==> run D: inputs <==
==> flow/design.v <==
module top #(parameter WIDTH = 32)
(
	input				   clk,
	input				   rst,
	input 				   div_ready,
	input 				   div_datavalid_i,
	input 	   [WIDTH-1:0] div_dividend_i,
	input 	   [WIDTH-1:0] div_divisor_i,
	output reg 		 	   div_doing_o,
	output reg 		 	   div_qrvalid_o,
	output reg [WIDTH-1:0] div_quotient_o,
	output reg [WIDTH-1:0] div_remainder_o
);
reg [2*WIDTH  :0] div_remainder_r 	[WIDTH-1:0];
reg [2*WIDTH-1:0] div_divisor_r   	[WIDTH-1:0];
reg [  WIDTH-1:0] div_quotient_r  	[WIDTH-1:0];
reg               div_data_valid_r 	[WIDTH-1:0];
reg 		 	  div_qrvalid_r;
reg [WIDTH-1:0]   div_quotiento_r;
reg [WIDTH-1:0]   div_remaindero_r;
always @(posedge clk) begin
    if (rst) begin
    	div_doing_o <= 1'b0;
    end
    else if (div_qrvalid_o) begin
      	div_doing_o <= 1'b0;
    end
    else if(div_datavalid_i) begin
      	div_doing_o <= 1'b1;
    end
end
always @(posedge clk ) begin
	if (rst) begin
    	div_quotient_o 	<= 1'b0;
		div_remainder_o	<= 0;
		div_qrvalid_o	<=0;
    end
	else if (div_ready)begin
		div_quotient_o 	<= 1'b0;
		div_remainder_o	<= 0;
		div_qrvalid_o	<=0;
	end
	else if(div_qrvalid_r)begin
		div_quotient_o 	<= div_quotiento_r;
		div_remainder_o	<= div_remaindero_r;
		div_qrvalid_o	<= div_qrvalid_r;
	end
end
genvar div_m_var;
always @ (posedge clk ) begin
	if (rst) begin
		div_remainder_r	[0] <= {2*WIDTH+1{1'b0}};
		div_divisor_r  	[0] <= {2*WIDTH  {1'b0}};
		div_quotient_r 	[0] <= {  WIDTH  {1'b0}};
		div_data_valid_r[0] <=            1'b0  ;
	end else if (div_datavalid_i) begin
		if (|div_divisor_i) begin 
			div_remainder_r	[0] 	<= (div_dividend_i<<1) - (div_divisor_i<<WIDTH);
			div_divisor_r  	[0] 	<= div_divisor_i<<WIDTH;
			div_quotient_r 	[0] 	<= {  WIDTH  {1'b0}};
			div_data_valid_r[0] 	<=            1'b1  ;
		end else begin
			div_remainder_r	[0] 	<= {2*WIDTH+1{1'b0}};
			div_divisor_r  	[0] 	<= {2*WIDTH  {1'b0}};
			div_quotient_r 	[0] 	<= {  WIDTH  {1'b0}};
			div_data_valid_r[0] 	<=            1'b0  ;
		end
	end else begin
		div_remainder_r	[0]		<= {2*WIDTH+1{1'b0}};
		div_divisor_r  	[0]		<= {2*WIDTH  {1'b0}};
		div_quotient_r 	[0]		<= {  WIDTH  {1'b0}};
		div_data_valid_r[0]		<=            1'b0  ;
	end
end
generate
for (div_m_var=1;div_m_var<WIDTH;div_m_var=div_m_var+1) begin: calculate_cycle
	always @ (posedge clk ) begin
		if (rst) begin
			div_remainder_r[div_m_var] 	<= {2*WIDTH+1{1'b0}};
			div_divisor_r  [div_m_var] 	<= {2*WIDTH  {1'b0}};
			div_quotient_r [div_m_var] 	<= {  WIDTH  {1'b0}};
			div_data_valid_r[div_m_var] <=            1'b0  ;
		end else if (div_data_valid_r[div_m_var-1]) begin
			if (div_remainder_r[div_m_var-1][2*WIDTH]) begin 
				div_remainder_r[div_m_var] <= ((div_remainder_r[div_m_var-1]+div_divisor_r[div_m_var-1])<<1) - div_divisor_r[div_m_var-1];
				div_divisor_r  [div_m_var] <= div_divisor_r  [div_m_var-1];
				div_quotient_r [div_m_var] <= div_quotient_r [div_m_var-1]<<1 ;
				div_data_valid_r[div_m_var] <= div_data_valid_r[div_m_var-1];
			end else begin 
				div_remainder_r[div_m_var] <= (div_remainder_r[div_m_var-1]<<1) - div_divisor_r[div_m_var-1];
				div_divisor_r  [div_m_var] <= div_divisor_r  [div_m_var-1];
				div_quotient_r [div_m_var] <= (div_quotient_r [div_m_var-1]<<1) + 1'b1;
				div_data_valid_r[div_m_var] <= div_data_valid_r[div_m_var-1];
			end
		end else begin
			div_remainder_r[div_m_var] <= div_remainder_r[div_m_var-1];
			div_divisor_r  [div_m_var] <= div_divisor_r  [div_m_var-1];
			div_quotient_r [div_m_var] <= div_quotient_r [div_m_var-1];
			div_data_valid_r[div_m_var] <= div_data_valid_r[div_m_var-1];
		end
	end
end
endgenerate
always @ (posedge clk ) begin
	if (rst) begin
		div_remaindero_r <= {WIDTH{1'b0}};
		div_remaindero_r  <= {WIDTH{1'b0}};
		div_qrvalid_r  <=        1'b0  ;
	end else if (div_data_valid_r[WIDTH-1]) begin
		if (div_remainder_r[WIDTH-1][2*WIDTH]) begin
			div_remaindero_r <= (div_remainder_r[WIDTH-1]+div_divisor_r[WIDTH-1])>>WIDTH;
			div_quotiento_r  <= div_quotient_r [WIDTH-1]<<1;
			div_qrvalid_r  <= div_data_valid_r[WIDTH-1];
		end else begin
			div_remaindero_r <= div_remainder_r[WIDTH-1]>>WIDTH;
			div_quotiento_r  <= (div_quotient_r [WIDTH-1]<<1) + 1'b1;
			div_qrvalid_r  <= div_data_valid_r[WIDTH-1];
		end
	end else begin
			div_qrvalid_r  <= div_data_valid_r[WIDTH-1];
	end
end
endmodule
==> flow/run.sh <==
#!/bin/bash
# the make line also repeats each setting of config.mk as NAME=value (left out here)
make -C /OpenROAD-flow-scripts/flow DESIGN_CONFIG=/design/flow/config.mk WORK_HOME=/design/flow/orfs CLKGATE_MAP_FILE= finish
==> flow/config.mk <==
export PLATFORM = sky130hd
export DESIGN_NAME = top
export DESIGN_NICKNAME = top
export VERILOG_FILES = /design/flow/design.v
export SDC_FILE = /design/flow/constraint.sdc
export NUM_CORES = 4
export LEC_CHECK = 0
export CAP_MARGIN = 20
export CORE_MARGIN = 2
export CORE_UTILIZATION = 72
export PLACE_DENSITY = 0.95
export SLEW_MARGIN = 20
==> flow/constraint.sdc <==
create_clock -name core_clock -period 5.2 [get_ports {clk}]
set_input_delay 1.0400 -clock core_clock [delete_from_list [all_inputs] [get_ports {clk}]]
set_output_delay 1.0400 -clock core_clock [all_outputs]
set_load 0.01 [all_outputs]
==> run C: changes against run D <==
CORE_UTILIZATION = 70   (was 72)
PLACE_DENSITY = 0.37   (was 0.95)
SETUP_SLACK_MARGIN = 1.52   (was unset)
==> results <==
Die size: run D is smaller than run C (2.8%).
Run C finished but failed the layout checks on negative setup slack. Run D failed in global routing with ODB-0269.
Area after synthesis is the same in run D and run C.
In synthesized cell count, run D and run C do not differ.
